### design/flow/design.v
module incrementerby4(clk, en, rst, ld, ld_data, out);
    input clk, en, rst, ld;
    output reg [7:0] out;
    input [7:0] ld_data;
    always @(posedge clk) begin
        if (rst) begin
            out <= ld_data;
        end
        else if (ld) begin
            out <= ld_data;
        end 
        else if (en) begin
            out <= out + 4;
        end
    end
endmodule
module adder (a, b, out);
    input [7:0] a, b;
    output [7:0] out;
    assign out = a + b;    
endmodule
module adder12 (a, b, out);
    input [11:0] a, b;
    output [11:0] out;
    assign out = a + b;    
endmodule
module buffer_4 (clk, wr_en, wr_adr, wr_data, rd_adr, rd_data);
    parameter SIZE = 16;
    input clk, wr_en;
    input [7:0] wr_adr, rd_adr;
    input [31:0] wr_data;
    output [7:0] rd_data;
    reg [7:0] mem [0:SIZE-1];
    assign rd_data = mem[rd_adr];
    always @(posedge clk) begin
        if (wr_en) begin
            mem[wr_adr] <= wr_data[31 : 24];
            mem[wr_adr + 1] <= wr_data[23 : 16];
            mem[wr_adr + 2] <= wr_data[15 : 8];
            mem[wr_adr + 3] <= wr_data[7 : 0];
        end
    end
endmodule
module buffer_8 (clk, wr_en, wr_adr, wr_data, rd_adr, rd_data);
    parameter SIZE = 64;
    input clk, wr_en;
    input [7:0] wr_adr, rd_adr;
    input [31:0] wr_data;
    output [31:0] rd_data;
    reg [7:0] mem [0:SIZE-1];
    assign rd_data = {mem[rd_adr], mem[rd_adr + 1], mem[rd_adr + 2], mem[rd_adr + 3]};
    always @(posedge clk) begin
        if (wr_en) begin
            mem[wr_adr] <= wr_data[31 : 24];
            mem[wr_adr + 1] <= wr_data[23 : 16];
            mem[wr_adr + 2] <= wr_data[15 : 8];
            mem[wr_adr + 3] <= wr_data[7 : 0];
        end
    end
endmodule
module counter #(parameter MAX_COUNT = 16)(clk, rst, en, carry, count);
    input clk, rst, en;
    output reg carry;
    output reg [7:0] count;
    always @(posedge clk) begin
        if (rst) begin
            count <= 0;
        end
        else if (en) begin
            if (count == MAX_COUNT - 1) begin
                count <= 0;
            end
            else begin
                count <= count + 1;
            end
        end
    end
    assign carry = (count == MAX_COUNT - 1);
endmodule
module decoder (a, out);
    parameter N = 4;
    input [7:0] a;
    output reg [N-1:0] out;
    reg [N-1:0] i;
    always @(*) begin
        for (i = 0; i < N; i = i + 1) begin
            if (i == a) begin
                out[i] = 1;
            end
            else begin
                out[i] = 0;
            end
        end
    end
endmodule
module multiplier (a, b, out);
    input [7:0] a, b;
    wire [15:0] result;
    assign result = a * b;
    output [7:0] out;
    assign out = {result[15:8]};
endmodule
module mux2_1 (a, b, sel, out);
    input [7:0] a, b;
    input sel;
    output [7:0] out;
    assign out = sel ? a : b;
endmodule
module register1word(clk, en, rst, write_data, out);
    input clk, en, rst;
    input [11:0] write_data;
    output reg [11:0] out;
    always @(posedge clk) begin
        if (rst) begin
            out <= 0;
        end else if (en) begin
            out <= write_data;
        end
    end
endmodule
module register4word(clk, en, rst, addr, write_data, out);
    input clk, en, rst;
    input [7:0] addr;
    input [7:0] write_data;
    reg [7:0] data [0:3];
    output [31:0] out;
    always @(posedge clk) begin
        if (rst) begin
            data[0] <= 0;
            data[1] <= 0;
            data[2] <= 0;
            data[3] <= 0;
        end 
        else if (en) begin
            data[addr] <= write_data;
        end
    end
    assign out = {data[0], data[1], data[2], data[3]};
endmodule
module mac (clk, rst, rst_acc, acc_en, img_pixel, filter_value, out);
    input clk, rst, rst_acc, acc_en;
    input [7:0] img_pixel, filter_value;
    output [7:0] out;
    wire [11:0] acc_out, acc_in;
    wire [7:0] mult_res;
    multiplier mult(img_pixel, filter_value, mult_res);
    adder12 addr4({4'b0000, mult_res}, acc_out, acc_in);
    register1word acc(clk, acc_en, rst | rst_acc, acc_in, acc_out);
    assign out = acc_out[11:4];
endmodule
module PE (clk, rst, rst_acc, rst_res_reg, res_buffer_en, acc_en,
           img_pixel, filter_value, res_index, out);
    input clk, rst, rst_acc, rst_res_reg, acc_en, res_buffer_en;
    input [7:0] img_pixel, filter_value, res_index;
    output [31:0] out;
    wire [7:0] mac_out;
    mac mac1 (clk, rst, rst_acc, acc_en, img_pixel, filter_value, mac_out);
    register4word res_buffer(clk, res_buffer_en, rst | rst_res_reg, res_index, mac_out, out);
endmodule
module controller(clk, reset, start, co_cntr16_img, co_cntr4_filter, co_cntr_filters,
                 co_cntr43, co_row_cntr, co_col_cntr, co_cntr16, co_cntr_reg4, co_cntr13, cntr43_res,
                 rst, rst_acc, rst_res_reg, mem_en, cntr16_img_en, cntr_filters_en, cntr4_filter_en, wr_file, adr_sel, mem_offset_sel, filter_wr_en,
                 img_wr_en, row_cntr_en, col_cntr_en, cntr43_en, cntr16_en, img_slice_en, acc_en, cntr_reg4_en, res_buffer_en,
                 cntr13_en, inc_en, inc_ld, done);
    input clk, reset, start;
    output reg rst, mem_en, cntr16_img_en, cntr_filters_en, cntr4_filter_en, adr_sel, filter_wr_en, wr_file;
    output reg img_wr_en, row_cntr_en, col_cntr_en, cntr43_en, cntr16_en, img_slice_en, acc_en, cntr_reg4_en, res_buffer_en;
    output reg cntr13_en, inc_en, inc_ld, done, rst_acc, rst_res_reg;
    output reg[1:0] mem_offset_sel;
    input co_cntr16_img, co_cntr4_filter, co_cntr_filters, co_cntr43, co_row_cntr, co_col_cntr, co_cntr16, co_cntr_reg4, co_cntr13;
    input [7:0] cntr43_res;
    reg[3:0] ns;
    reg[3:0] ps;
    always @(*) begin
        case(ps)
            4'b0000:   ns <= ~start ? 4'b0000 : 4'b0001;
            4'b0001:   ns <= start ? 4'b0001 : 4'b0010;
            4'b0010:   ns <= ~co_cntr4_filter ? 4'b0010 : 4'b1011;
            4'b1011:   ns <= ~co_cntr_filters ? 4'b0010 : 4'b0011;
            4'b0011:   ns <= ~co_cntr16_img ? 4'b0011 : 4'b0100;
            4'b0100:   ns <= ~co_row_cntr ? 4'b0100 : 4'b0101;
            4'b0101:   ns <= ~co_cntr16 ? 4'b0101 : 4'b0110;
            4'b0110 :  ns <= (cntr43_res == 42 || co_cntr_reg4) ? 4'b0111 : 4'b1010;
            4'b0111 : ns <= co_cntr43 ? 4'b1001 : 4'b1010;
            4'b1010 : ns <= ~co_cntr13 ? 4'b0100 : 4'b1000;
            4'b1000 : ns <= 4'b0011; 
            4'b1001: ns <= 4'b0000;
            default: ns <= 4'b0000;
        endcase
    end
    always @(*) begin
        {rst, mem_en, cntr16_img_en, cntr_filters_en, cntr4_filter_en, adr_sel, filter_wr_en,
        img_wr_en, row_cntr_en, col_cntr_en, cntr43_en, cntr16_en, img_slice_en, acc_en,
        cntr_reg4_en, res_buffer_en, cntr13_en, inc_en, inc_ld, done, mem_offset_sel, wr_file, rst_acc, rst_res_reg} = 0;
        case(ps)
            4'b0001:begin  rst = 1; inc_ld = 1;   end
            4'b0010: begin cntr4_filter_en = 1; adr_sel = 1; filter_wr_en = 1; mem_offset_sel = 0; end
            4'b0011 : begin  cntr16_img_en = 1; img_wr_en = 1; mem_offset_sel = 1;  end
            4'b1011: begin cntr_filters_en = 1; end
            4'b0100: begin row_cntr_en = 1; img_slice_en = 1; end
            4'b0101: begin acc_en = 1; cntr16_en = 1; end
            4'b0110: begin cntr_reg4_en = 1; res_buffer_en = 1; rst_acc = 1;end
            4'b0111: begin mem_en = 1; cntr43_en = 1; mem_offset_sel = 2; rst_res_reg = 1; end
            4'b1010: begin col_cntr_en = 1; cntr13_en = 1; end
            4'b1000: begin inc_en = 1; end
            4'b1001: begin done = 1; wr_file = 1; end
        endcase
    end
    always @(posedge clk) begin
         if (reset)
             ps <= 4'b0000;
         else
             ps <= ns;
     end
endmodule
module datapath(clk, rst, x, y, z, rst_acc, rst_res_reg, mem_en, cntr16_img_en, cntr_filters_en,
          cntr4_filter_en, filter_wr_en, img_wr_en, cntr43_en, row_cntr_en,
          col_cntr_en, cntr16_en, img_slice_en, acc_en, cntr_reg4_en, res_buffer_en, cntr13_en,
          inc_en, inc_ld, wr_file, adr_sel, mem_offset_sel, co_cntr16_img,
          co_cntr4_filter, co_cntr_filters, co_cntr43, co_row_cntr, co_col_cntr, co_cntr16, co_cntr_reg4, co_cntr13, cntr43_res,
          mem_rd_adr, mem_rd_data, out_we, out_adr, out_data);
    parameter NUM_FILTERS = 4;
    input clk, rst, mem_en, cntr16_img_en, cntr_filters_en, cntr4_filter_en, adr_sel, filter_wr_en, wr_file;
    input img_wr_en, row_cntr_en, col_cntr_en, cntr43_en, cntr16_en, img_slice_en, acc_en, cntr_reg4_en, res_buffer_en;
    input cntr13_en, inc_en, inc_ld, rst_acc, rst_res_reg;
    input [1:0] mem_offset_sel;
    input [7:0] x,y,z;
    output co_cntr16_img, co_cntr4_filter, co_cntr_filters, co_cntr43, co_row_cntr, co_col_cntr, co_cntr16, co_cntr_reg4, co_cntr13;
    output [7:0] cntr43_res;
    output [7:0] mem_rd_adr;
    input [31:0] mem_rd_data;
    output out_we;
    output [7:0] out_adr;
    output [32*NUM_FILTERS-1:0] out_data;
    wire[NUM_FILTERS - 1: 0] filters_wr_en;
    wire [7:0] mem_wr_adr, mem_offset_out, cntr4_filter_res, cntr16_img_res, mem_cntr_res;
    wire [7:0] img_rd_adr, row_cntr_res, col_cntr_res, cntr16_res, img_slice_rd_data;
    wire [7:0] mult_res, cntr_reg4_res, cntr13_res, x_offset;
    wire [31:0] img_rd_data;
    wire [7:0] filters_rd_data[0:NUM_FILTERS-1], filter_adr, cntr_filters_res, mem_filter_adr;
    assign out_we = mem_en;
    assign out_adr = mem_wr_adr;
    assign mem_offset_out = (mem_offset_sel == 0) ? y :
                            (mem_offset_sel == 1) ? x_offset :
                            (mem_offset_sel == 2) ? z : 0;
    counter #(NUM_FILTERS) cntr_filters(clk, rst, cntr_filters_en, co_cntr_filters, cntr_filters_res);
    decoder #(NUM_FILTERS) dcdr(cntr_filters_res, filters_wr_en);
    counter #(4) cntr4_filter (clk, rst, cntr4_filter_en, co_cntr4_filter, cntr4_filter_res);
    counter #(16) cntr16_img (clk, rst, cntr16_img_en, co_cntr16_img, cntr16_img_res);
    mux2_1 mux(mem_filter_adr, cntr16_img_res, adr_sel, mem_cntr_res);
    adder addr1(mem_offset_out, mem_cntr_res, mem_rd_adr);
    adder addr5(cntr4_filter_res, cntr_filters_res << 2, mem_filter_adr);
    genvar i;
    generate
        for (i = 0; i < NUM_FILTERS; i = i + 1) begin : gen_filters
            buffer_4 filter_buffer(clk, filters_wr_en[i] & filter_wr_en, cntr4_filter_res << 2, mem_rd_data, cntr16_res, filters_rd_data[i]);
            PE pe(clk, rst, rst_acc, rst_res_reg, res_buffer_en, acc_en,
                  img_slice_rd_data, filters_rd_data[i], cntr_reg4_res, out_data[32*i +: 32]);
        end
    endgenerate
    buffer_8 img_buffer(clk, img_wr_en, cntr16_img_res << 2, mem_rd_data, img_rd_adr, img_rd_data);
    counter #(43) cntr43 (clk, rst, cntr43_en, co_cntr43, cntr43_res);
    adder addr2(cntr43_res, mem_offset_out, mem_wr_adr);
    counter #(4) row_cntr (clk, rst, row_cntr_en, co_row_cntr, row_cntr_res);
    counter #(13) col_cntr (clk, rst, col_cntr_en, co_col_cntr, col_cntr_res);
    adder addr3(row_cntr_res << 4, col_cntr_res, img_rd_adr);
    counter #(16) cntr16 (clk, rst, cntr16_en, co_cntr16, cntr16_res);
    buffer_4 img_slice(clk, img_slice_en, row_cntr_res << 2, img_rd_data, cntr16_res, img_slice_rd_data);
    counter #(4) cntr_reg4 (clk, rst, cntr_reg4_en, co_cntr_reg4, cntr_reg4_res);
    counter #(13) cntr13 (clk, rst, cntr13_en, co_cntr13, cntr13_res);
    incrementerby4 inc(clk, inc_en, rst, inc_ld, x, x_offset);
endmodule
module convolution(clk, reset, start, x, y, z, done, mem_rd_adr, mem_rd_data, out_we, out_adr, out_data);
    parameter NUM_FILTERS = 4;
    input clk, reset, start;
    output [7:0] mem_rd_adr;
    input [31:0] mem_rd_data;
    output out_we;
    output [7:0] out_adr;
    output [32*NUM_FILTERS-1:0] out_data;
    input [7:0] x, y, z;
    output done;
    wire rst, rst_acc, mem_en, cntr16_img_en, cntr_filters_en, cntr4_filter_en, adr_sel, filter_wr_en, rst_res_reg;
    wire img_wr_en, row_cntr_en, col_cntr_en, cntr43_en, cntr16_en, img_slice_en, acc_en, cntr_reg4_en, res_buffer_en;
    wire cntr13_en, inc_en, inc_ld, wr_file;
    wire [1:0] mem_offset_sel;
    wire co_cntr16_img, co_cntr4_filter, co_cntr_filters, co_cntr43, co_row_cntr, co_col_cntr, co_cntr16, co_cntr_reg4, co_cntr13;
    wire [7:0] cntr43_res;
    datapath #(NUM_FILTERS) dp(clk, rst, x, y, z, rst_acc, rst_res_reg, mem_en, cntr16_img_en, cntr_filters_en, cntr4_filter_en, filter_wr_en, img_wr_en, cntr43_en, row_cntr_en,
          col_cntr_en, cntr16_en, img_slice_en, acc_en, cntr_reg4_en, res_buffer_en, cntr13_en,
          inc_en, inc_ld, wr_file, adr_sel, mem_offset_sel, co_cntr16_img,
          co_cntr4_filter, co_cntr_filters, co_cntr43, co_row_cntr, co_col_cntr, co_cntr16, co_cntr_reg4, co_cntr13, cntr43_res,
          mem_rd_adr, mem_rd_data, out_we, out_adr, out_data);
    controller cu(clk, reset, start, co_cntr16_img, co_cntr4_filter, co_cntr_filters, co_cntr43, co_row_cntr, co_col_cntr,
                 co_cntr16, co_cntr_reg4, co_cntr13, cntr43_res,
                 rst, rst_acc, rst_res_reg, mem_en, cntr16_img_en, cntr_filters_en, cntr4_filter_en, wr_file, adr_sel, mem_offset_sel, filter_wr_en,
                 img_wr_en, row_cntr_en, col_cntr_en, cntr43_en, cntr16_en, img_slice_en, acc_en, cntr_reg4_en, res_buffer_en,
                 cntr13_en, inc_en, inc_ld, done);
endmodule
### design/flow/run.sh
#!/bin/bash
# the make line also repeats each setting of config.mk as NAME=value (left out here)
make -C /OpenROAD-flow-scripts/flow DESIGN_CONFIG=/design/flow/config.mk WORK_HOME=/design/flow/orfs CLKGATE_MAP_FILE= finish
### design/flow/config.mk
export PLATFORM = sky130hd
export DESIGN_NAME = convolution
export DESIGN_NICKNAME = convolution
export VERILOG_FILES = /design/flow/design.v
export SDC_FILE = /design/flow/constraint.sdc
export NUM_CORES = 4
export LEC_CHECK = 0
export CAP_MARGIN = 20
export CORE_MARGIN = 2
export CORE_UTILIZATION = 66
export CTS_CLUSTER_SIZE = 97
export SLEW_MARGIN = 20
### design/flow/constraint.sdc
create_clock -name core_clock -period 9.92 [get_ports {clk}]
set_input_delay 1.9840 -clock core_clock [delete_from_list [all_inputs] [get_ports {clk}]]
set_output_delay 1.9840 -clock core_clock [all_outputs]
set_load 0.01 [all_outputs]
==> results of run 1 <==
layer usage:
layer / vias to the layer above / track usage [%] / routed length [um]
li1: 18757 / - / -
met2: 2586 / 54.2 / 95600
met3: 429 / 7.45 / 20700
met4: 0 / 11.6 / 7350
met1: 23305 / 45.6 / 69700
met5: - / 0 / 0
final cells by class:
class                           count  area share [%]
Tap cell                         1512            2.22
Clock buffer                      194            4.65
Timing Repair Buffer              338            3.71
Clock inverter                     77           0.895
Inverter                          213           0.940
Sequential cell                  1427            48.7
Antenna cell                        2         0.00588
Multi-Input combinational cell   2719            38.9
stage by stage:
step | setup WS, ns | hold WS [ns] | instance area (um2)
2_1_floorplan | 1.81 | 0.458 | 76100
5_1_grt | 0.954 | 0.530 | 85200
6_report | 1.54 | 0.499 | 85200
4_1_cts | 1.57 | 0.493 | 85200
3_3_place_gp | 1.63 | 0.475 | 80400
3_5_place_dp | 1.57 | 0.487 | 80400
==> results.yml, run 1 <==
# synthesis and place-and-route metrics
logic_synthesis:
  top_area_cell: "edfxtp_1"
  synth_flops: 1427
  ys_top_logic_family: "multiplexers"
  ys_seq_share_pct: 54.5
  netlist_top_cells_count: "edfxtp_1, mux4_2, nor2_1"
  adder_share_pct: 7.37
  aoi_share_pct: 2.49
  syn_avg_cell_area_um2: 16.4
  synth_area_um2: 76100
  synth.distinct_cells: 71
  synth-edff-count: 1288
  area_leaders: "edfxtp_1, mux4_2, fa_1"
  postSynthCellCount: 4638
  ys_area_um2: 76100
  yosys_most_used_dff: "edfxtp_1"
  synth_nets: 5057
  synth.area.mux_share_pct: 25.2
  synthMostInstantiatedCell: "edfxtp_1"
  ys_sh_simple_pct: 6.21
  xor_share_pct: 1.73
  ys_cells: 4638
  async_flop_share_pct: 0
  top_area_share_pct: 50.8
  synth_warnings: 16
power_and_ir_drop:
  vdd_ir_drop_max_v: 0.000163
  power_frac_comb_pct: 3.6
  clkPwrFrac_pct: 43.5
  p_switching_mw: 2.69
  p_sw_share_pct: 21.5
  finalPower_mw: 12.5
  p_per_area_nw_per_um2: 147
  p_leak_nw: 28.6
  pwr-share-seq_pct: 52.9
  clock_power_mw: 5.44
  maxPowerGroup: "sequential cells"
  power_combinational_uw: 449
  p_int_mw: 9.82
  powerSeq_mw: 6.61
floorplan:
  dieWidth_um: 344
  die_y_um: 344
  fp-utilization_pct: 66.6
  rows: 124
  chipArea_um2: 118000
  core-area_um2: 114000
  ios: 205
clock_tree:
  cts_buffer_depth: 3
  ctsHoldBuffers: 0
  htreeDepth: 4
  cts.sinks: 1427
  cts_resized: 0
  cts_setup_buffers: 0
  clockRootBuffer: "clkbuf_16"
  numCtsBuffers: 148
  clock.latency.late_pin_ns: 0.78
  cts_tree: "yes"
  clkTransAtPathRegs_ns: 0.06
worst_hold_path:
  hold_path_depth: 2
  hold_path_end: "dp.cntr16.count[7]"
  min_from: "dp.cntr16.count[7]"
  hold_class: "register to register"
setup_path:
  worstRegToRegCells: 30
  regToRegSetupSlack_ns: 1.54
  cp.depth: 30
  worstPathRequired_ns: 10.54
  worst_setup_path_start_kind: "register"
  cpPeakStageDelay_ns: 0.78
  endpoint: "dp.gen_filters[3].pe.mac1.acc.out[10]"
  cp_slowest_cell: "o21ai_1"
  crit_top_cell: "fa_1"
  cp.arrival_ns: 8.99
  reg2reg_to: "dp.gen_filters[3].pe.mac1.acc.out[10]"
  worst-path-max-fanout: 27
  critPathKind: "register to register"
  crit_path_end_kind: "register"
  crit_buf_inv: 3
  cp_top_family: "adder cells"
final_timing:
  rsz0062_at_grt: "false"
  fin_crit_ns: 8.38
  tightest_slew_ns: 1.18
  fmax_mhz: 119
  fin_crit_sh_pct: 84.4
  timing.setup.tns_ns: 0
  fin_skew_ns: 0.0347
  hold_violations: 0
  timing.final.max_slew_violations: 0
  slew_headroom_pct: 20.2
  setup_viol: 0
global_route:
  grt_max_degree: 111
  grt_antenna_before_repair: 1
  grt_overflow: 0
  grt_pass1_vias: 45329
  grt_usage_pct: 33.4
  grt_pass1_wl_um: 288000
cells_and_area:
  fin_util_pct: 74.5
  syn_to_final_growth_pct: 11.9
  final_cells: 6482
  layout.nets: 5266
  final-comb-area_um2: 33100
  fillers: 6718
  regArea_um2: 41500
drt:
  drc: 0
  vias_per_cell: 6.95
  drtPass1Iterations: 8
  drt_iter0_markers: 5196
  wl_per_cell_um: 29.8
  antenna_left: 0
  vias: 45077
  routed_wl_um: 193000
job:
  tool_warnings: 53
  maxCapViolCount: 0
placement:
  gp_congestion: 0.850
  dp_cells: 6209
  port_buffers: 204
  dpl.hpwl_um: 122000
run_status:
  status: "timing/DRC/antenna clean"
==> run 2: changes to the inputs <==
ABC_AREA = 0   (was default)
CELL_PAD_IN_SITES_DETAIL_PLACEMENT = 1   (was default)
CORE_MARGIN = 10   (was 2)
CORE_UTILIZATION = 55   (was 66)
CTS_CLUSTER_SIZE = default   (was 97)
GPL_TIMING_DRIVEN = 1   (was default)
MIN_ROUTING_LAYER = met2   (was default)
PLACE_DENSITY_LB_ADDON = 0.29   (was default)
SETUP_SLACK_MARGIN = 1.57   (was default)
TNS_END_PERCENT = 5   (was default)
clock period = 5.76 ns   (was 9.92 ns; I/O delays follow)
==> run 2 against run 1 <==
The run now fails in global routing (5_1_grt). Area after synthesis did not move. Die size rose by 30%. Synthesized cell count did not move.
==> results.yml, run 2 <==
# implementation run metrics
clock_tree:
  numCtsBuffers: 151
  ctsHoldBuffers: 0
  htreeDepth: 4
  clockRootBuffer: "clkbuf_16"
  cts.sinks: 1427
  cts_buffer_depth: 3
logic_synthesis:
  async_flop_share_pct: 0
  ys_cells: 4638
  ys_top_logic_family: "multiplexers"
  synthMostInstantiatedCell: "edfxtp_1"
  syn_avg_cell_area_um2: 16.4
  yosys_most_used_dff: "edfxtp_1"
  synth-edff-count: 1288
  top_area_share_pct: 50.8
  xor_share_pct: 1.73
  top_area_cell: "edfxtp_1"
  adder_share_pct: 7.37
  synth_nets: 5057
  synth_flops: 1427
  synth_warnings: 16
  netlist_top_cells_count: "edfxtp_1, mux4_2, nor2_1"
  synth_area_um2: 76100
  ys_seq_share_pct: 54.5
  aoi_share_pct: 2.49
  synth.distinct_cells: 71
  ys_sh_simple_pct: 6.21
  synth.area.mux_share_pct: 25.2
  ys_area_um2: 76100
  postSynthCellCount: 4638
  area_leaders: "edfxtp_1, mux4_2, fa_1"
run_status:
  status: "did not finish"
  toolErrorMsg: "[ERROR GRT-0232] Routing congestion too high. Check the congestion heatmap in the GUI."
  stop_stage: "global routing (5_1_grt)"
floorplan:
  die_y_um: 392
  chipArea_um2: 154000
  fp-utilization_pct: 55.4
  rows: 136
  dieWidth_um: 392
  ios: 205
  core-area_um2: 137000
global_route:
  grt_usage_pct: 70.7
  grt_overflow: 220
placement:
  dp_cells: 6754
  dpl.hpwl_um: 154000
  gp_congestion: 0.969
  place_area_um2: 83300
  port_buffers: 204
-- run 2: layer usage --
layer,overflow,track usage [%]
met2,64,74.9
met1,-,-
met3,78,77.2
met4,59,55.0
met5,19,53.3
-- run 2: per-stage QoR --
stage | hold WS, ns | setup WS [ns] | utilization, %
after detailed placement | 0.495 | -1.90 | 60.6
after global placement | 0.471 | -1.28 | 60.6
after CTS | 0.514 | -1.69 | 65.6
after floorplan | 0.458 | -1.47 | -
-- run 2: timing repair --
item / in CTS
setup endpoints to repair: 72
cloned: 6
gates resized: 351
pin swaps: 156
buffers inserted: 54
==> run 3: changes to the inputs <==
ABC_AREA = default   (was 0)
CELL_PAD_IN_SITES_DETAIL_PLACEMENT = default   (was 1)
CORE_MARGIN = 2   (was 10)
CORE_UTILIZATION = 32   (was 55)
MAX_ROUTING_LAYER = met5   (was default)
MIN_ROUTING_LAYER = default   (was met2)
PLACE_DENSITY_LB_ADDON = 0.2   (was 0.29)
SETUP_SLACK_MARGIN = 0.73   (was 1.57)
SLEW_MARGIN = 25   (was 20)
TNS_END_PERCENT = 30   (was 5)
clock period = 13.0 ns   (was 5.76 ns; I/O delays follow)
==> run 3 against run 2 <==
The run now finishes clean. Synthesized cell count unchanged. Area after synthesis unchanged. Die size increased by 57%.
==> results.yml, run 3 <==
# synthesis and place-and-route metrics
power_and_ir_drop:
  p_switching_mw: 2.15
  clock_power_mw: 4.55
  clkPwrFrac_pct: 45.7
  p_int_mw: 7.80
  p_leak_nw: 28.8
  p_sw_share_pct: 21.6
  vdd_ir_drop_max_v: 0.000100
  powerSeq_mw: 5.05
  pwr-share-seq_pct: 50.7
  maxPowerGroup: "sequential cells"
  p_per_area_nw_per_um2: 113
  power_frac_comb_pct: 3.5
  power_combinational_uw: 352
cells_and_area:
  final_cells: 8151
  fillers: 21995
  final-comb-area_um2: 33100
  layout.nets: 5270
  syn_to_final_growth_pct: 15.2
  regArea_um2: 41500
clock_tree:
  cts_buffer_depth: 3
  ctsHoldBuffers: 0
  clock.latency.late_pin_ns: 0.83
  cts_tree: "yes"
  cts_setup_buffers: 0
  clkTransAtPathRegs_ns: 0.06
  numCtsBuffers: 163
  cts.sinks: 1427
  cts_resized: 0
  clockRootBuffer: "clkbuf_16"
  htreeDepth: 4
logic_synthesis:
  synthMostInstantiatedCell: "edfxtp_1"
  ys_area_um2: 76100
  ys_top_logic_family: "multiplexers"
  area_leaders: "edfxtp_1, mux4_2, fa_1"
  postSynthCellCount: 4638
  syn_avg_cell_area_um2: 16.4
  yosys_most_used_dff: "edfxtp_1"
  synth-edff-count: 1288
  synth.area.mux_share_pct: 25.2
  adder_share_pct: 7.37
  netlist_top_cells_count: "edfxtp_1, mux4_2, nor2_1"
  synth_warnings: 16
  synth_nets: 5057
  aoi_share_pct: 2.49
  async_flop_share_pct: 0
  synth.distinct_cells: 71
  ys_sh_simple_pct: 6.21
  top_area_share_pct: 50.8
  ys_seq_share_pct: 54.5
  top_area_cell: "edfxtp_1"
  xor_share_pct: 1.73
  ys_cells: 4638
  synth_flops: 1427
  synth_area_um2: 76100
final_timing:
  tightest_slew_ns: 1.07
  rsz0062_at_grt: "false"
  fmax_mhz: 116
  fin_crit_sh_pct: 66.6
  fin_skew_ns: 0.0401
  slew_headroom_pct: 28.6
  timing.final.max_slew_violations: 0
  timing.setup.tns_ns: 0
  hold_violations: 0
  setup_viol: 0
  fin_crit_ns: 8.65
worst_hold_path:
  hold_path_depth: 2
  hold_class: "register to register"
  min_from: "dp.cntr16.count[7]"
  hold_path_end: "dp.cntr16.count[7]"
floorplan:
  chipArea_um2: 242000
  ios: 205
  dieWidth_um: 492
  fp-utilization_pct: 32.1
  die_y_um: 492
  rows: 179
  core-area_um2: 237000
setup_path:
  reg2reg_to: "dp.gen_filters[3].pe.mac1.acc.out[8]"
  cp.arrival_ns: 9.31
  worst-path-max-fanout: 32
  worstPathRequired_ns: 13.66
  cp_slowest_cell: "dfxtp_4"
  regToRegSetupSlack_ns: 4.35
  cp_top_family: "adder cells"
  endpoint: "dp.gen_filters[3].pe.mac1.acc.out[8]"
  crit_buf_inv: 5
  critPathKind: "register to register"
  crit_top_cell: "fa_1"
  cpPeakStageDelay_ns: 0.70
  worst_setup_path_start_kind: "register"
  worstRegToRegCells: 32
  cp.depth: 32
  crit_path_end_kind: "register"
drt:
  drc: 0
  drt_iter0_markers: 3494
  antenna_left: 0
  routed_wl_um: 208000
  wl_per_cell_um: 25.5
  vias: 43891
  drtPass1Iterations: 7
  vias_per_cell: 5.38
global_route:
  grt_antenna_before_repair: 6
  grt_usage_pct: 17.1
  grt_overflow: 0
  grt_pass1_wl_um: 310000
  grt_pass1_vias: 45475
  grt_max_degree: 144
job:
  maxCapViolCount: 0
  tool_warnings: 48
placement:
  dp_cells: 7848
  port_buffers: 204
  dpl.hpwl_um: 133000
  gp_congestion: 0.778
run_status:
  status: "timing/DRC/antenna clean"
==> run 3: cell type report <==
type | count | share of cell area [%]
Clock buffer | 205 | 4.94
Antenna cell | 1 | 0.00285
Multi-Input combinational cell | 2719 | 37.8
Sequential cell | 1427 | 47.3
Timing Repair Buffer | 327 | 3.53
Clock inverter | 92 | 1.05
Inverter | 213 | 0.913
Tap cell | 3167 | 4.52
==> run 3: through the flow <==
stage	cell area [um2]	total power [mW]	hold WS [ns]	setup slack, ns	utilization, %
global route	87700	10.3	0.533	3.64	37.0
CTS	87600	10.1	0.499	4.18	36.9
floorplan	76100	5.28	0.458	4.89	-
finish	87700	9.95	0.494	4.35	37.0
global placement	82300	5.50	0.467	4.24	34.7
detailed placement	82300	5.51	0.489	4.19	34.7
==> run 3: layer usage <==
layer | vias to the layer above | share of wire (%) | global-route usage [%]
met5 | - | 0 | 0
met2 | 1210 | 51 | 29.4
met4 | 0 | 2.0 | 4.11
li1 | 18801 | - | -
met1 | 23604 | 42 | 22.9
met3 | 276 | 4.9 | 2.49
==> run 4: changes to the inputs <==
CORE_UTILIZATION = 70   (was 32)
CTS_CLUSTER_DIAMETER = 332   (was default)
CTS_CLUSTER_SIZE = 15   (was default)
MAX_ROUTING_LAYER = met4   (was met5)
MIN_ROUTING_LAYER = met1   (was default)
PLACE_DENSITY_LB_ADDON = 0.0   (was 0.2)
SETUP_SLACK_MARGIN = 0.03   (was 0.73)
SLEW_MARGIN = 20   (was 25)
TNS_END_PERCENT = 5   (was 30)
clock period = 4.63 ns   (was 13.0 ns; I/O delays follow)
==> run 4 against run 3 <==
Now fails the layout checks on negative setup slack. Die size decreased by 54%. Hold slack improved by 0.0090 ns. Wire length decreased by 3.6%. First-iteration DRC count increased by 82%. Power increased by 140%. Combinational power increased to 2.8 times the previous value. Clock power increased by 87%. Register-to-register slack got worse by 7.0 ns. Count of clock-buffer cells in the layout decreased by 58. Clock skew decreased by 0.014 ns. Global-route usage increased by 20 points. Non-clock buffer count increased by 305. Critical path type unchanged.
==> results.yml, run 4 <==
# synthesis and place-and-route metrics
final_timing:
  timing.final.max_slew_violations: 0
  fin_crit_ns: 7.25
  fmax_mhz: 138
  fin_crit_sh_pct: 157
  hold_violations: 0
  setup_viol: 48
  tightest_slew_ns: 1.15
  fin_skew_ns: 0.0263
  slew_headroom_pct: 23.7
  rsz0062_at_grt: "true"
  layout_setup_ws_ns: -2.62
floorplan:
  core-area_um2: 108000
  fp-utilization_pct: 70.8
  die_y_um: 334
  rows: 120
  dieWidth_um: 334
  ios: 205
  chipArea_um2: 111000
setup_path:
  cpPeakStageDelay_ns: 0.56
  crit_path_end_kind: "register"
  cp_slowest_cell: "fa_1"
  crit_buf_inv: 11
  critPathKind: "register to register"
  cp.arrival_ns: 7.88
  cp_top_family: "adder cells"
  regToRegSetupSlack_ns: -2.62
  worstRegToRegCells: 33
  crit_top_cell: "buf_4"
  endpoint: "dp.gen_filters[0].pe.mac1.acc.out[6]"
  cp.depth: 33
  worst-path-max-fanout: 7
  worstPathRequired_ns: 5.26
  worst_setup_path_start_kind: "register"
  reg2reg_to: "dp.gen_filters[0].pe.mac1.acc.out[6]"
drt:
  drt_iter0_markers: 6356
  vias_per_cell: 7.18
  antenna_left: 0
  wl_per_cell_um: 30.6
  drtPass1Iterations: 6
  drc: 0
  routed_wl_um: 201000
  vias: 46981
power_and_ir_drop:
  p_sw_share_pct: 20.9
  finalPower_mw: 23.6
  p_int_mw: 18.7
  p_leak_nw: 29.5
  vdd_ir_drop_max_v: 0.000315
  pwr-share-seq_pct: 59.9
  power_combinational_uw: 986
  clock_power_mw: 8.50
  power_frac_comb_pct: 4.2
  maxPowerGroup: "sequential cells"
  clkPwrFrac_pct: 36.0
  powerSeq_mw: 14.2
  p_per_area_nw_per_um2: 273
  p_switching_mw: 4.95
logic_synthesis:
  synth_warnings: 16
  synth-edff-count: 1288
  top_area_cell: "edfxtp_1"
  async_flop_share_pct: 0
  ys_top_logic_family: "multiplexers"
  synth_area_um2: 76100
  synthMostInstantiatedCell: "edfxtp_1"
  synth_nets: 5057
  aoi_share_pct: 2.49
  ys_sh_simple_pct: 6.21
  netlist_top_cells_count: "edfxtp_1, mux4_2, nor2_1"
  adder_share_pct: 7.37
  ys_seq_share_pct: 54.5
  postSynthCellCount: 4638
  syn_avg_cell_area_um2: 16.4
  synth.distinct_cells: 71
  synth_flops: 1427
  xor_share_pct: 1.73
  ys_area_um2: 76100
  yosys_most_used_dff: "edfxtp_1"
  area_leaders: "edfxtp_1, mux4_2, fa_1"
  top_area_share_pct: 50.8
  synth.area.mux_share_pct: 25.2
  ys_cells: 4638
worst_hold_path:
  min_from: "dp.cntr16.count[7]"
  hold_path_depth: 2
  hold_class: "register to register"
  hold_path_end: "dp.cntr16.count[7]"
global_route:
  grt_pass1_wl_um: 299000
  grt_overflow: 0
  grt_usage_pct: 37.3
  grt_antenna_before_repair: 6
  grt_max_degree: 127
  grt_pass1_vias: 47356
placement:
  gp_congestion: 0.892
  dp_cells: 6330
  pre_cts_ws_ns: -2.85
  place_area_um2: 82500
  dpl.hpwl_um: 124000
  port_buffers: 204
clock_tree:
  cts_buffer_depth: 3
  clkTransAtPathRegs_ns: 0.07
  cts.sinks: 1427
  cts_tree: "yes"
  clock.latency.late_pin_ns: 0.71
  clockRootBuffer: "clkbuf_16"
  htreeDepth: 3
  numCtsBuffers: 105
cells_and_area:
  fin_util_pct: 80.6
  layout.nets: 5517
  regArea_um2: 41500
  fillers: 5419
  syn_to_final_growth_pct: 13.8
  final_cells: 6546
  fin_area_um2: 86700
  final-comb-area_um2: 33600
job:
  tool_warnings: 58
  maxCapViolCount: 0
run_status:
  status: "finished with violations"
  so_faults: "negative setup slack"
[run 4: cell type report]
cell class              instances  share of cell area, %
diodes                          2                0.00577
clock buffers                 147                   3.26
clock inverters                 3                 0.0563
inverters                     213                  0.924
multi-input cells            2719                   38.8
flip-flops and latches       1427                   47.9
well taps                    1403                   2.03
repair buffers                632                   7.09
[run 4: per-layer routing]
metal	share of wire, %	GRT usage, %	vias up
li1	-	-	19186
met1	34	48.2	23981
met2	50	60.2	3203
met3	11	6.36	611
met4	4.8	14.7	0
met5	0	-	-
[run 4: timing repair]
action | CTS | global route
endpoints found under the hold margin | 0 | 0
resized | 80 | 79
gates cloned | 2 | 3
hold buffers | 0 | 0
setup buffers | 25 | 31
pin swaps | 47 | 42
endpoints found under the setup margin | 56 | 56
[run 4: per-stage QoR]
| step | hold WS (ns) | TNS [ns] |
|---|---|---|
| final | 0.503 | -101.67 |
| after CTS | 0.499 | -97.38 |
| after global routing | 0.532 | -115.78 |
| after global placement | 0.470 | -95.24 |
| after detailed placement | 0.488 | -102.98 |
| after floorplan | 0.458 | -119.54 |
==> run 5: changes to the inputs <==
CORE_UTILIZATION = 32   (was 70)
CTS_CLUSTER_DIAMETER = default   (was 332)
CTS_CLUSTER_SIZE = default   (was 15)
GPL_TIMING_DRIVEN = default   (was 1)
MAX_ROUTING_LAYER = default   (was met4)
MIN_ROUTING_LAYER = default   (was met1)
PLACE_DENSITY_LB_ADDON = default   (was 0.0)
SETUP_SLACK_MARGIN = default   (was 0.03)
TNS_END_PERCENT = default   (was 5)
clock period = 14.1 ns   (was 4.63 ns; I/O delays follow)
==> run 5 against run 4 <==
The run now finishes clean. First-iteration DRC count is 39% lower. Area after synthesis stayed put. Fmax is 20% lower. Critical path depth is 1 lower. Combinational power is 68% lower. Sequential share of layout area is 0.28 points lower. Via count is 6.2% lower. Clock power is 54% lower. Cell area is 0.56% higher. Cell count is 24% higher.
==> results.yml, run 5 <==
# synthesis and place-and-route metrics
power_and_ir_drop:
  p_sw_share_pct: 21.8
  p_leak_nw: 28.5
  powerSeq_mw: 4.65
  pwr-share-seq_pct: 52.2
  p_switching_mw: 1.94
  clock_power_mw: 3.94
  p_int_mw: 6.97
  vdd_ir_drop_max_v: 0.000145
  power_combinational_uw: 319
  maxPowerGroup: "sequential cells"
  p_per_area_nw_per_um2: 102
  clkPwrFrac_pct: 44.2
  power_frac_comb_pct: 3.6
clock_tree:
  numCtsBuffers: 153
  clkTransAtPathRegs_ns: 0.06
  cts_tree: "yes"
  ctsHoldBuffers: 0
  cts_resized: 0
  htreeDepth: 4
  clockRootBuffer: "clkbuf_16"
  cts_buffer_depth: 3
  clock.latency.late_pin_ns: 0.82
  cts_setup_buffers: 0
  cts.sinks: 1427
drt:
  wl_met2_um: 97600
  top_layer_used: "met5"
  route.met3.wl_um: 14600
  wl_per_cell_um: 24.1
  drt_iter0_markers: 3851
  antenna_left: 0
  routed_wl_um: 196000
  drc: 0
  vias: 44076
  drtPass1Iterations: 6
  wl_met1_um: 78800
  vias_per_cell: 5.43
setup_path:
  endpoint: "dp.gen_filters[3].pe.mac1.acc.out[10]"
  cp.depth: 32
  cp.arrival_ns: 9.66
  worst_setup_path_start_kind: "register"
  cp_top_family: "adder cells"
  crit_path_end_kind: "register"
  crit_buf_inv: 5
  cp_slowest_cell: "buf_4"
  worstPathRequired_ns: 14.73
  critPathKind: "register to register"
  worst-path-max-fanout: 49
  reg2reg_to: "dp.gen_filters[3].pe.mac1.acc.out[10]"
  crit_top_cell: "fa_1"
  regToRegSetupSlack_ns: 5.07
  worstRegToRegCells: 32
  cpPeakStageDelay_ns: 0.86
cells_and_area:
  layout.nets: 5246
  fillers: 21828
  fin_area_um2: 87200
  syn_to_final_growth_pct: 14.5
logic_synthesis:
  top_area_cell: "edfxtp_1"
  synth_flops: 1427
  synth_warnings: 16
  ys_sh_simple_pct: 6.21
  aoi_share_pct: 2.49
  netlist_top_cells_count: "edfxtp_1, mux4_2, nor2_1"
  syn_avg_cell_area_um2: 16.4
  yosys_most_used_dff: "edfxtp_1"
  synth.distinct_cells: 71
  synth-edff-count: 1288
  ys_cells: 4638
  top_area_share_pct: 50.8
  synth.area.mux_share_pct: 25.2
  synth_area_um2: 76100
  synth_nets: 5057
  ys_area_um2: 76100
  adder_share_pct: 7.37
  postSynthCellCount: 4638
  ys_top_logic_family: "multiplexers"
  area_leaders: "edfxtp_1, mux4_2, fa_1"
  synthMostInstantiatedCell: "edfxtp_1"
  ys_seq_share_pct: 54.5
  async_flop_share_pct: 0
  xor_share_pct: 1.73
final_timing:
  timing.setup.tns_ns: 0
  setup_viol: 0
  fmax_mhz: 111
  fin_skew_ns: 0.0508
  timing.final.max_slew_violations: 0
  slew_headroom_pct: 26.8
  fin_crit_sh_pct: 64.0
  tightest_slew_ns: 1.10
  fin_crit_ns: 9.03
  rsz0062_at_grt: "false"
  layout_setup_ws_ns: 5.07
  hold_violations: 0
run_status:
  status: "timing/DRC/antenna clean"
job:
  tool_warnings: 57
  maxCapViolCount: 0
worst_hold_path:
  min_from: "dp.cntr16.count[7]"
  hold_class: "register to register"
  hold_path_end: "dp.cntr16.count[7]"
  hold_path_depth: 2
global_route:
  grt_overflow: 0
  grt_pass1_vias: 44793
  grt_antenna_before_repair: 11
  grt_usage_pct: 16.0
  grt_pass1_wl_um: 292000
  grt_max_degree: 144
floorplan:
  rows: 179
  fp-utilization_pct: 32.1
  ios: 205
  core-area_um2: 237000
  dieWidth_um: 492
  chipArea_um2: 242000
  die_y_um: 492
placement:
  dpl.hpwl_um: 122000
  gp_congestion: 0.796
  place_area_um2: 82300
  pre_cts_ws_ns: 4.93
  port_buffers: 204
-- run 5: through the flow --
stage | utilization (%) | hold slack (ns) | power (mW) | std cells
floorplan | - | 0.458 | 4.87 | 4638
global placement | 34.7 | 0.476 | 5.06 | 7837
detailed placement | 34.7 | 0.480 | 5.07 | 7838
CTS | 36.7 | 0.490 | 9.00 | 8113
global route | 36.7 | 0.518 | 9.19 | 8114
finish | 36.8 | 0.493 | 8.91 | 8117
-- run 5: layer usage --
metal  GRT usage, %  vias up
li1               -    18727
met1           20.9    23380
met2           27.0     1692
met3           3.11      273
met4           4.38        4
met5              0        -
-- run 5: cell type report --
type                    instances  area, um2  area share (%)
repair buffers                313       2930            3.36
flip-flops and latches       1427      41500            47.6
clock buffers                 196       4040            4.64
multi-input cells            2719      33100            38.0
well taps                    3167       3960            4.55
inverters                     213        801           0.919
diodes                          3       7.51         0.00861
clock inverters                79        832           0.955
==> run 6: changes to the inputs <==
CORE_UTILIZATION = 70   (was 32)
CTS_CLUSTER_SIZE = 35   (was default)
HOLD_SLACK_MARGIN = -0.09   (was default)
PLACE_DENSITY_LB_ADDON = 0.0   (was default)
SETUP_SLACK_MARGIN = 1.34   (was default)
clock period = 4.69 ns   (was 14.1 ns; I/O delays follow)
==> run 6 against run 5 <==
Hold slack improved by 0.011 ns. Synthesized cell count did not move. Sequential share of layout area fell by 1.9 points. First-iteration DRC count rose by 96%. Largest power group unchanged. Power rose to 3.0 times the previous value. Now fails the layout checks on negative setup slack. Highest routed layer unchanged. Sequential power rose to 3.0 times the previous value. Clock power rose to 2.9 times the previous value.
==> results.yml, run 6 <==
# synthesis and place-and-route metrics
clock_tree:
  numCtsBuffers: 146
  ctsHoldBuffers: 0
  cts.sinks: 1427
  clkTransAtPathRegs_ns: 0.06
  clock.latency.late_pin_ns: 0.80
  cts_tree: "yes"
  cts_buffer_depth: 3
  htreeDepth: 4
  clockRootBuffer: "clkbuf_16"
logic_synthesis:
  ys_seq_share_pct: 54.5
  syn_avg_cell_area_um2: 16.4
  synth_flops: 1427
  netlist_top_cells_count: "edfxtp_1, mux4_2, nor2_1"
  synth_area_um2: 76100
  synth_nets: 5057
  xor_share_pct: 1.73
  synth.area.mux_share_pct: 25.2
  adder_share_pct: 7.37
  synth_warnings: 16
  synth-edff-count: 1288
  synthMostInstantiatedCell: "edfxtp_1"
  ys_top_logic_family: "multiplexers"
  async_flop_share_pct: 0
  yosys_most_used_dff: "edfxtp_1"
  area_leaders: "edfxtp_1, mux4_2, fa_1"
  postSynthCellCount: 4638
  top_area_share_pct: 50.8
  synth.distinct_cells: 71
  aoi_share_pct: 2.49
  ys_sh_simple_pct: 6.21
  ys_area_um2: 76100
  ys_cells: 4638
  top_area_cell: "edfxtp_1"
cells_and_area:
  layout.nets: 5700
  fin_area_um2: 90700
  final_cells: 6795
  syn_to_final_growth_pct: 19.2
setup_path:
  reg2reg_to: "dp.gen_filters[3].pe.mac1.acc.out[10]"
  critPathKind: "register to register"
  endpoint: "dp.gen_filters[3].pe.mac1.acc.out[10]"
  worst_setup_path_start_kind: "register"
  cp.arrival_ns: 8.02
  worstRegToRegCells: 34
  crit_buf_inv: 9
  worstPathRequired_ns: 5.29
  regToRegSetupSlack_ns: -2.73
  cpPeakStageDelay_ns: 0.50
  worst-path-max-fanout: 7
  crit_path_end_kind: "register"
  cp_top_family: "adder cells"
  cp_slowest_cell: "fa_1"
  cp.depth: 34
final_timing:
  rsz0062_at_grt: "true"
  fmax_mhz: 135
  fin_crit_ns: 7.42
  hold_violations: 0
  fin_crit_sh_pct: 158
  fin_skew_ns: 0.0463
  slew_headroom_pct: 13.2
  tightest_slew_ns: 1.30
  hold_ws_ns: 0.504
  timing.final.max_slew_violations: 0
  setup_viol: 48
  layout_setup_ws_ns: -2.73
power_and_ir_drop:
  p_leak_nw: 31.3
  pwr-share-seq_pct: 52.7
  clock_power_mw: 11.5
  vdd_ir_drop_max_v: 0.000381
  p_per_area_nw_per_um2: 293
  power_combinational_mw: 1.09
  clkPwrFrac_pct: 43.2
  p_int_mw: 20.7
  powerSeq_mw: 14.0
  maxPowerGroup: "sequential cells"
  power_frac_comb_pct: 4.1
  finalPower_mw: 26.5
  p_sw_share_pct: 22.1
  p_switching_mw: 5.87
placement:
  gp_congestion: 0.885
  dpl.hpwl_um: 131000
  port_buffers: 204
  place_area_um2: 83000
  dp_cells: 6374
worst_hold_path:
  hold_path_end: "dp.gen_filters[0].pe.mac1.acc.out[1]"
  hold_path_depth: 2
  min_from: "dp.gen_filters[0].pe.mac1.acc.out[1]"
  hold_class: "register to register"
drt:
  wl_per_cell_um: 34.5
  drc: 0
  drt_iter0_markers: 7561
  vias_per_cell: 7.50
  vias: 50990
  routed_wl_um: 235000
  antenna_left: 0
  drtPass1Iterations: 7
floorplan:
  core-area_um2: 108000
  fp-utilization_pct: 70.8
  ios: 205
  dieWidth_um: 334
  die_y_um: 334
  rows: 120
  chipArea_um2: 111000
global_route:
  grt_usage_pct: 40.7
  grt_overflow: 0
  grt_antenna_before_repair: 4
  grt_pass1_vias: 50906
  grt_max_degree: 148
  grt_pass1_wl_um: 329000
job:
  tool_warnings: 53
  maxCapViolCount: 0
run_status:
  status: "finished with violations"
  so_faults: "negative setup slack"
-- run 6: routing by layer --
metal  up-vias  global-route usage (%)  part of all wire, %
li1      19642                       -                    -
met1     25522                    51.0                   31
met2      4710                    66.2                   49
met3      1112                    11.1                   14
met4         4                    20.5                  6.3
met5         -                       0                0.013
-- run 6: area by class of cell --
| class | count | area (um2) |
|---|---|---|
| flip-flops and latches | 1427 | 41500 |
| clock buffers | 182 | 3810 |
| inverters | 213 | 803 |
| clock inverters | 74 | 762 |
| repair buffers | 774 | 7640 |
| diodes | 3 | 7.51 |
| fillers | 4642 | 16800 |
| well taps | 1403 | 1760 |
| multi-input cells | 2719 | 34400 |
-- run 6: repair_timing --
item / in CTS / in global routing
endpoints found under the setup margin: 156 / 173
pin swaps: 53 / 129
cloned: 4 / 10
resized: 265 / 211
buffers inserted: 65 / 82
-- run 6: per-stage QoR --
step                      TNS, ns  util [%]  setup WS [ns]
after floorplan            -99.34         -          -2.54
after global placement     -89.00      77.2          -2.39
after detailed placement   -97.87      77.2          -2.58
after CTS                  -96.23      82.7          -2.44
after global routing      -117.69      84.4          -2.93
final                     -107.74      84.4          -2.73
==> run 7: changes to the inputs <==
CELL_PAD_IN_SITES_GLOBAL_PLACEMENT = 3   (was default)
CORE_ASPECT_RATIO = 1.74   (was default)
CORE_MARGIN = 5   (was 2)
CORE_UTILIZATION = 40   (was 70)
CTS_CLUSTER_SIZE = 68   (was 35)
GPL_ROUTABILITY_DRIVEN = 0   (was default)
GPL_TIMING_DRIVEN = 0   (was default)
HOLD_SLACK_MARGIN = default   (was -0.09)
MAX_ROUTING_LAYER = met5   (was default)
MIN_ROUTING_LAYER = met1   (was default)
PLACE_DENSITY_LB_ADDON = default   (was 0.0)
SETUP_SLACK_MARGIN = 0.34   (was 1.34)
SLEW_MARGIN = 30   (was 20)
TNS_END_PERCENT = 10   (was default)
clock period = 9.0 ns   (was 4.69 ns; I/O delays follow)
==> run 7 against run 6 <==
Sequential power shrank 48%. Combinational power decreased by 46%. Hold slack worse by 0.011 ns. Critical endpoint is now dp.gen_filters[3].pe.mac1.acc.out[8]. Now clean on timing, DRC and antenna. Cell count up 15%. Setup slack improved by 3.4 ns. Via count is 6.6% lower.
==> results.yml, run 7 <==
# synthesis and place-and-route metrics
logic_synthesis:
  synthMostInstantiatedCell: "edfxtp_1"
  synth.area.mux_share_pct: 25.2
  synth_area_um2: 76100
  top_area_share_pct: 50.8
  netlist_top_cells_count: "edfxtp_1, mux4_2, nor2_1"
  async_flop_share_pct: 0
  ys_sh_simple_pct: 6.21
  postSynthCellCount: 4638
  xor_share_pct: 1.73
  synth_flops: 1427
  aoi_share_pct: 2.49
  ys_area_um2: 76100
  ys_cells: 4638
  area_leaders: "edfxtp_1, mux4_2, fa_1"
  yosys_most_used_dff: "edfxtp_1"
  top_area_cell: "edfxtp_1"
  synth.distinct_cells: 71
  ys_top_logic_family: "multiplexers"
  syn_avg_cell_area_um2: 16.4
  ys_seq_share_pct: 54.5
  adder_share_pct: 7.37
  synth_warnings: 16
  synth-edff-count: 1288
  synth_nets: 5057
floorplan:
  ios: 205
  core-area_um2: 190000
  die_y_um: 586
  dieWidth_um: 341
  rows: 211
  chipArea_um2: 200000
  fp-utilization_pct: 40.2
final_timing:
  tightest_slew_ns: 1.06
  fin_skew_ns: 0.0439
  slew_headroom_pct: 28.8
  fin_crit_ns: 8.37
  fmax_mhz: 120
  layout_setup_ws_ns: 0.633
  setup_viol: 0
  fin_crit_sh_pct: 93.0
  hold_violations: 0
  timing.final.max_slew_violations: 0
  hold_ws_ns: 0.493
  rsz0062_at_grt: "true"
global_route:
  grt_pass1_vias: 49827
  grt_overflow: 0
  grt_usage_pct: 29.9
  grt_max_degree: 33
  grt_pass1_wl_um: 408000
  grt_antenna_before_repair: 33
cells_and_area:
  final_cells: 7787
  fillers: 16377
  fin_area_um2: 90700
  regArea_um2: 41500
  final-comb-area_um2: 33700
  syn_to_final_growth_pct: 19.2
  fin_util_pct: 47.9
  layout.nets: 5591
clock_tree:
  numCtsBuffers: 151
  cts_tree: "yes"
  clock.latency.late_pin_ns: 0.83
  cts_buffer_depth: 4
  clockRootBuffer: "clkbuf_16"
  clkTransAtPathRegs_ns: 0.06
  cts.sinks: 1427
  htreeDepth: 4
power_and_ir_drop:
  p_int_mw: 11.1
  powerSeq_mw: 7.29
  pwr-share-seq_pct: 51.3
  p_per_area_nw_per_um2: 157
  p_leak_nw: 30.7
  maxPowerGroup: "sequential cells"
  power_frac_comb_pct: 4.2
  clock_power_mw: 6.33
  p_switching_mw: 3.09
  power_combinational_uw: 593
  clkPwrFrac_pct: 44.6
  vdd_ir_drop_max_v: 0.000160
  p_sw_share_pct: 21.7
drt:
  vias: 47618
  routed_wl_um: 300000
  vias_per_cell: 6.12
  drt_iter0_markers: 4046
  drc: 0
  drtPass1Iterations: 5
  wl_per_cell_um: 38.6
  antenna_left: 0
worst_hold_path:
  hold_class: "register to register"
  min_from: "dp.gen_filters[2].pe.mac1.acc.out[1]"
  hold_path_depth: 2
  hold_path_end: "dp.gen_filters[2].pe.mac1.acc.out[1]"
placement:
  pre_cts_ws_ns: -3.00
  dpl.hpwl_um: 225000
  dp_cells: 7407
  place_area_um2: 83900
  port_buffers: 204
run_status:
  status: "timing/DRC/antenna clean"
setup_path:
  endpoint: "dp.gen_filters[3].pe.mac1.acc.out[8]"
  cp.arrival_ns: 9.05
  cp_slowest_cell: "dfxtp_2"
  regToRegSetupSlack_ns: 0.63
  cp.depth: 35
  cpPeakStageDelay_ns: 0.54
  crit_buf_inv: 10
  worst-path-max-fanout: 10
  reg2reg_to: "dp.gen_filters[3].pe.mac1.acc.out[8]"
  crit_path_end_kind: "register"
  critPathKind: "register to register"
  worst_setup_path_start_kind: "register"
  worstPathRequired_ns: 9.68
  cp_top_family: "adder cells"
  worstRegToRegCells: 35
job:
  tool_warnings: 48
  maxCapViolCount: 0
-- run 7: stage by stage --
step / power (mW) / TNS, ns
2_1_floorplan: 7.63 / 0
3_3_place_gp: 8.01 / -99.47
3_5_place_dp: 8.03 / -97.52
4_1_cts: 14.3 / 0
5_1_grt: 14.6 / 0
6_report: 14.2 / 0
-- run 7: cell type report --
type	count	area share [%]
sequential	1427	45.7
multi-input combinational	2719	37.2
timing repair buffer	381	5.27
clock buffer	196	4.62
tap	2449	3.38
buffer	279	2.08
inverter	213	0.881
clock inverter	63	0.751
antenna	60	0.165
-- run 7: repair_timing --
item	in CTS	in global routing
setup endpoints to repair	48	19
resized	272	81
setup buffers	35	26
hold buffers	0	0
pin swaps	17	22
-- run 7: routing by layer --
metal,track usage [%],up-vias,share of wire (%)
met5,0,-,0.038
met4,24.7,18,10
met3,3.70,837,4.6
met2,56.6,2071,55
met1,28.7,25194,30
li1,-,19498,-
==> run 8: changes to the inputs <==
CELL_PAD_IN_SITES_GLOBAL_PLACEMENT = default   (was 3)
CORE_ASPECT_RATIO = 0.71   (was 1.74)
CORE_MARGIN = 2   (was 5)
CORE_UTILIZATION = 72   (was 40)
CTS_CLUSTER_DIAMETER = 332   (was default)
CTS_CLUSTER_SIZE = 15   (was 68)
GPL_ROUTABILITY_DRIVEN = default   (was 0)
GPL_TIMING_DRIVEN = 1   (was 0)
MAX_ROUTING_LAYER = met4   (was met5)
PLACE_DENSITY_LB_ADDON = 0.0   (was default)
SETUP_SLACK_MARGIN = -0.46   (was 0.34)
SLEW_MARGIN = 20   (was 30)
TNS_END_PERCENT = 5   (was 10)
clock period = 5.92 ns   (was 9.0 ns; I/O delays follow)
==> run 8 against run 7 <==
Now fails the layout checks on negative setup slack. Count of clock-buffer cells in the layout is 41 lower. Flip-flop count did not move. Cell count is 16% lower. Sequential share of layout area increased by 2.2 points. Core utilization is 35 points higher. Power is 32% higher. Cell area fell by 4.6%. Sequential power grew 52%. Register-to-register slack worse by 1.9 ns. Synthesized cell count stayed put.
==> results.yml, run 8 <==
# synthesis and place-and-route metrics
logic_synthesis:
  synth_nets: 5057
  yosys_most_used_dff: "edfxtp_1"
  synth_area_um2: 76100
  top_area_cell: "edfxtp_1"
  netlist_top_cells_count: "edfxtp_1, mux4_2, nor2_1"
  synthMostInstantiatedCell: "edfxtp_1"
  synth_warnings: 16
  xor_share_pct: 1.73
  ys_sh_simple_pct: 6.21
  synth.distinct_cells: 71
  async_flop_share_pct: 0
  synth.area.mux_share_pct: 25.2
  synth_flops: 1427
  area_leaders: "edfxtp_1, mux4_2, fa_1"
  top_area_share_pct: 50.8
  aoi_share_pct: 2.49
  adder_share_pct: 7.37
  postSynthCellCount: 4638
  ys_cells: 4638
  syn_avg_cell_area_um2: 16.4
  ys_seq_share_pct: 54.5
  synth-edff-count: 1288
  ys_top_logic_family: "multiplexers"
  ys_area_um2: 76100
drt:
  drt_iter0_markers: 7161
  routed_wl_um: 217000
  drc: 0
  antenna_left: 0
  wl_per_cell_um: 33.2
  vias: 48505
  vias_per_cell: 7.44
  drtPass1Iterations: 6
setup_path:
  cp_slowest_cell: "fa_1"
  cp.depth: 32
  worstRegToRegCells: 32
  critPathKind: "register to register"
  reg2reg_to: "dp.gen_filters[3].pe.mac1.acc.out[10]"
  worst_setup_path_start_kind: "register"
  crit_buf_inv: 5
  regToRegSetupSlack_ns: -1.26
  worst-path-max-fanout: 7
  worstPathRequired_ns: 6.53
  crit_path_end_kind: "register"
  cpPeakStageDelay_ns: 0.54
  cp_top_family: "adder cells"
  cp.arrival_ns: 7.79
  endpoint: "dp.gen_filters[3].pe.mac1.acc.out[10]"
cells_and_area:
  syn_to_final_growth_pct: 13.7
  fin_util_pct: 82.5
  final_cells: 6522
  fillers: 4974
  layout.nets: 5497
final_timing:
  fin_skew_ns: 0.0544
  hold_violations: 0
  fin_crit_ns: 7.18
  fmax_mhz: 139
  timing.final.max_slew_violations: 0
  tightest_slew_ns: 1.10
  fin_crit_sh_pct: 121
  layout_setup_ws_ns: -1.26
  setup_viol: 45
  rsz0062_at_grt: "true"
  slew_headroom_pct: 26.5
clock_tree:
  clock.latency.late_pin_ns: 0.76
  clockRootBuffer: "clkbuf_16"
  cts.sinks: 1427
  clkTransAtPathRegs_ns: 0.07
  htreeDepth: 3
  ctsHoldBuffers: 0
  numCtsBuffers: 105
  cts_buffer_depth: 3
  cts_tree: "yes"
global_route:
  grt_pass1_wl_um: 321000
  grt_overflow: 0
  grt_pass1_vias: 49209
  grt_antenna_before_repair: 7
  grt_usage_pct: 42.0
  grt_max_degree: 153
worst_hold_path:
  hold_path_end: "dp.gen_filters[3].pe.mac1.acc.out[1]"
  min_from: "dp.gen_filters[3].pe.mac1.acc.out[1]"
  hold_path_depth: 2
  hold_class: "register to register"
power_and_ir_drop:
  power_frac_comb_pct: 4.3
  powerSeq_mw: 11.1
  p_switching_mw: 4.14
  power_combinational_uw: 813
  clkPwrFrac_pct: 36.7
  clock_power_mw: 6.90
  finalPower_mw: 18.8
  p_per_area_nw_per_um2: 217
  pwr-share-seq_pct: 58.9
  p_int_mw: 14.6
  maxPowerGroup: "sequential cells"
  vdd_ir_drop_max_v: 0.000311
  p_sw_share_pct: 22.0
  p_leak_nw: 29.3
floorplan:
  ios: 205
  core-area_um2: 105000
  dieWidth_um: 390
  chipArea_um2: 108000
  rows: 100
  fp-utilization_pct: 72.6
  die_y_um: 278
placement:
  port_buffers: 204
  dpl.hpwl_um: 129000
  dp_cells: 6299
  pre_cts_ws_ns: -1.32
  gp_congestion: 0.918
job:
  tool_warnings: 57
  maxCapViolCount: 0
run_status:
  status: "finished with violations"
  so_faults: "negative setup slack"
[run 8: routing by layer]
metal	up-vias	global-route usage (%)	routed length, um
met2	4347	60.0	98500
met3	743	13.5	34100
met4	0	16.2	10200
met5	-	-	0
met1	24240	57.6	73800
li1	19175	-	-
[run 8: timing repair]
action,CTS,global route
cloned,4,0
setup buffers,41,11
endpoints found under the setup margin,37,42
pin swaps,77,48
resized,104,54
[run 8: cell type report]
type                       instances  area, um2  area share, %
sequential                      1427      41500           47.9
clock inverter                     8        179          0.207
multi-input combinational       2719      33600           38.9
tap                             1377       1720           1.99
antenna                           11       27.5         0.0318
clock buffer                     155       2820           3.25
timing repair buffer             612       5880           6.79
inverter                         213        800          0.924
[run 8: through the flow]
stage	hold WS, ns	TNS (ns)	instance area, um2
finish	0.509	-38.59	86500
global route	0.528	-50.97	86500
global placement	0.472	-30.70	82300
CTS	0.507	-38.13	86200
floorplan	0.458	-41.41	76500
detailed placement	0.492	-38.85	82300
==> run 9: changes to the inputs <==
CORE_ASPECT_RATIO = 0.53   (was 0.71)
CORE_UTILIZATION = 70   (was 72)
SETUP_SLACK_MARGIN = 1.49   (was -0.46)
TNS_END_PERCENT = default   (was 5)
clock period = 5.02 ns   (was 5.92 ns; I/O delays follow)
==> run 9 against run 8 <==
Combinational power is 32% higher. Clock power grew about 20%. Count of clock-buffer cells in the layout grew 20. Register-to-register slack got worse by 1.1 ns. Power is 19% higher. Still fails the layout checks on negative setup slack. Global-route usage is 0.33 points higher. Hold slack lost 0.016 ns. Clock skew decreased by 0.017 ns. Cell count rose by 3.7%. Via count increased by 3.4%. Critical path type unchanged. First-iteration DRC count grew 22%.
==> results.yml, run 9 <==
# synthesis and place-and-route metrics
final_timing:
  fin_skew_ns: 0.0377
  rsz0062_at_grt: "true"
  tightest_slew_ns: 1.13
  fin_crit_ns: 7.37
  slew_headroom_pct: 24.8
  timing.final.max_slew_violations: 0
  setup_viol: 48
  layout_setup_ws_ns: -2.35
  timing.setup.tns_ns: -88.39
  fin_crit_sh_pct: 147
  hold_violations: 0
  fmax_mhz: 136
job:
  tool_warnings: 51
  maxCapViolCount: 0
power_and_ir_drop:
  pwr-share-seq_pct: 58.3
  clkPwrFrac_pct: 36.9
  vdd_ir_drop_max_v: 0.000351
  p_sw_share_pct: 22.1
  p_per_area_nw_per_um2: 250
  p_int_mw: 17.4
  power_frac_comb_pct: 4.8
  maxPowerGroup: "sequential cells"
  p_switching_mw: 4.95
  p_leak_nw: 30.6
  power_combinational_mw: 1.07
  powerSeq_mw: 13.1
  clock_power_mw: 8.25
  finalPower_mw: 22.4
run_status:
  so_faults: "negative setup slack"
  status: "finished with violations"
placement:
  gp_congestion: 0.949
  port_buffers: 204
  dp_cells: 6411
  dpl.hpwl_um: 140000
  place_area_um2: 82900
logic_synthesis:
  synthMostInstantiatedCell: "edfxtp_1"
  synth_flops: 1427
  top_area_share_pct: 50.8
  ys_area_um2: 76100
  syn_avg_cell_area_um2: 16.4
  synth_nets: 5057
  yosys_most_used_dff: "edfxtp_1"
  top_area_cell: "edfxtp_1"
  synth.distinct_cells: 71
  synth_warnings: 16
  aoi_share_pct: 2.49
  ys_seq_share_pct: 54.5
  xor_share_pct: 1.73
  ys_cells: 4638
  synth-edff-count: 1288
  adder_share_pct: 7.37
  synth_area_um2: 76100
  postSynthCellCount: 4638
  synth.area.mux_share_pct: 25.2
  netlist_top_cells_count: "edfxtp_1, mux4_2, nor2_1"
  ys_top_logic_family: "multiplexers"
  async_flop_share_pct: 0
  ys_sh_simple_pct: 6.21
  area_leaders: "edfxtp_1, mux4_2, fa_1"
global_route:
  grt_max_degree: 146
  grt_pass1_vias: 48978
  grt_overflow: 0
  grt_pass1_wl_um: 331000
  grt_usage_pct: 42.4
  grt_antenna_before_repair: 8
worst_hold_path:
  hold_path_depth: 2
  hold_path_end: "dp.cntr16.count[7]"
  min_from: "dp.cntr16.count[7]"
  hold_class: "register to register"
clock_tree:
  clkTransAtPathRegs_ns: 0.08
  clock.latency.late_pin_ns: 0.76
  clockRootBuffer: "clkbuf_16"
  cts_buffer_depth: 3
  cts.sinks: 1427
  numCtsBuffers: 105
  htreeDepth: 3
  cts_tree: "yes"
floorplan:
  rows: 88
  die_y_um: 244
  chipArea_um2: 112000
  dieWidth_um: 457
  fp-utilization_pct: 70.3
  core-area_um2: 108000
  ios: 205
drt:
  drtPass1Iterations: 10
  drt_iter0_markers: 8743
  drc: 0
  wl_per_cell_um: 34.4
  vias_per_cell: 7.42
  routed_wl_um: 232000
  vias: 50136
  antenna_left: 0
setup_path:
  cp.arrival_ns: 8.04
  crit_buf_inv: 9
  critPathKind: "register to register"
  worstRegToRegCells: 34
  worst-path-max-fanout: 9
  cpPeakStageDelay_ns: 0.54
  cp_top_family: "adder cells"
  endpoint: "dp.gen_filters[2].pe.mac1.acc.out[11]"
  crit_top_cell: "fa_1"
  worst_setup_path_start_kind: "register"
  reg2reg_to: "dp.gen_filters[2].pe.mac1.acc.out[11]"
  cp.depth: 34
  worstPathRequired_ns: 5.69
  crit_path_end_kind: "register"
  regToRegSetupSlack_ns: -2.35
  cp_slowest_cell: "mux4_2"
cells_and_area:
  fin_area_um2: 89300
  final_cells: 6761
  layout.nets: 5654
  syn_to_final_growth_pct: 17.3
  fin_util_pct: 82.5
==> run 9: layout make-up <==
class / instances / area [um2]
Antenna cell: 13 / 32.5
Clock buffer: 175 / 2950
Clock inverter: 5 / 83.8
Fill cell: 5119 / 19000
Inverter: 213 / 808
Multi-Input combinational cell: 2719 / 34600
Sequential cell: 1427 / 41500
Tap cell: 1440 / 1800
Timing Repair Buffer: 769 / 7580
==> run 9: timing repair <==
action                                  in CTS  in global routing
resized                                    348                169
setup buffers                               98                 51
gates cloned                                 4                  3
hold buffers                                 0                  0
endpoints found under the setup margin     176                171
pin swaps                                  141                120
==> run 9: per-layer routing <==
layer / global-route usage, % / part of all wire, % / vias to the layer above
met5: - / 0 / -
met4: 11.8 / 3.2 / 0
met3: 18.6 / 19 / 627
met2: 54.4 / 42 / 4725
met1: 62.0 / 36 / 25270
li1: - / - / 19514
==> run 9: through the flow <==
stage / hold WS (ns) / worst slack (ns)
2_1_floorplan: 0.458 / -2.21
3_3_place_gp: 0.473 / -2.18
3_5_place_dp: 0.480 / -2.37
4_1_cts: 0.491 / -2.11
5_1_grt: 0.517 / -2.48
6_report: 0.493 / -2.35
No activity file was given, so power comes from the tool's default toggle rates.
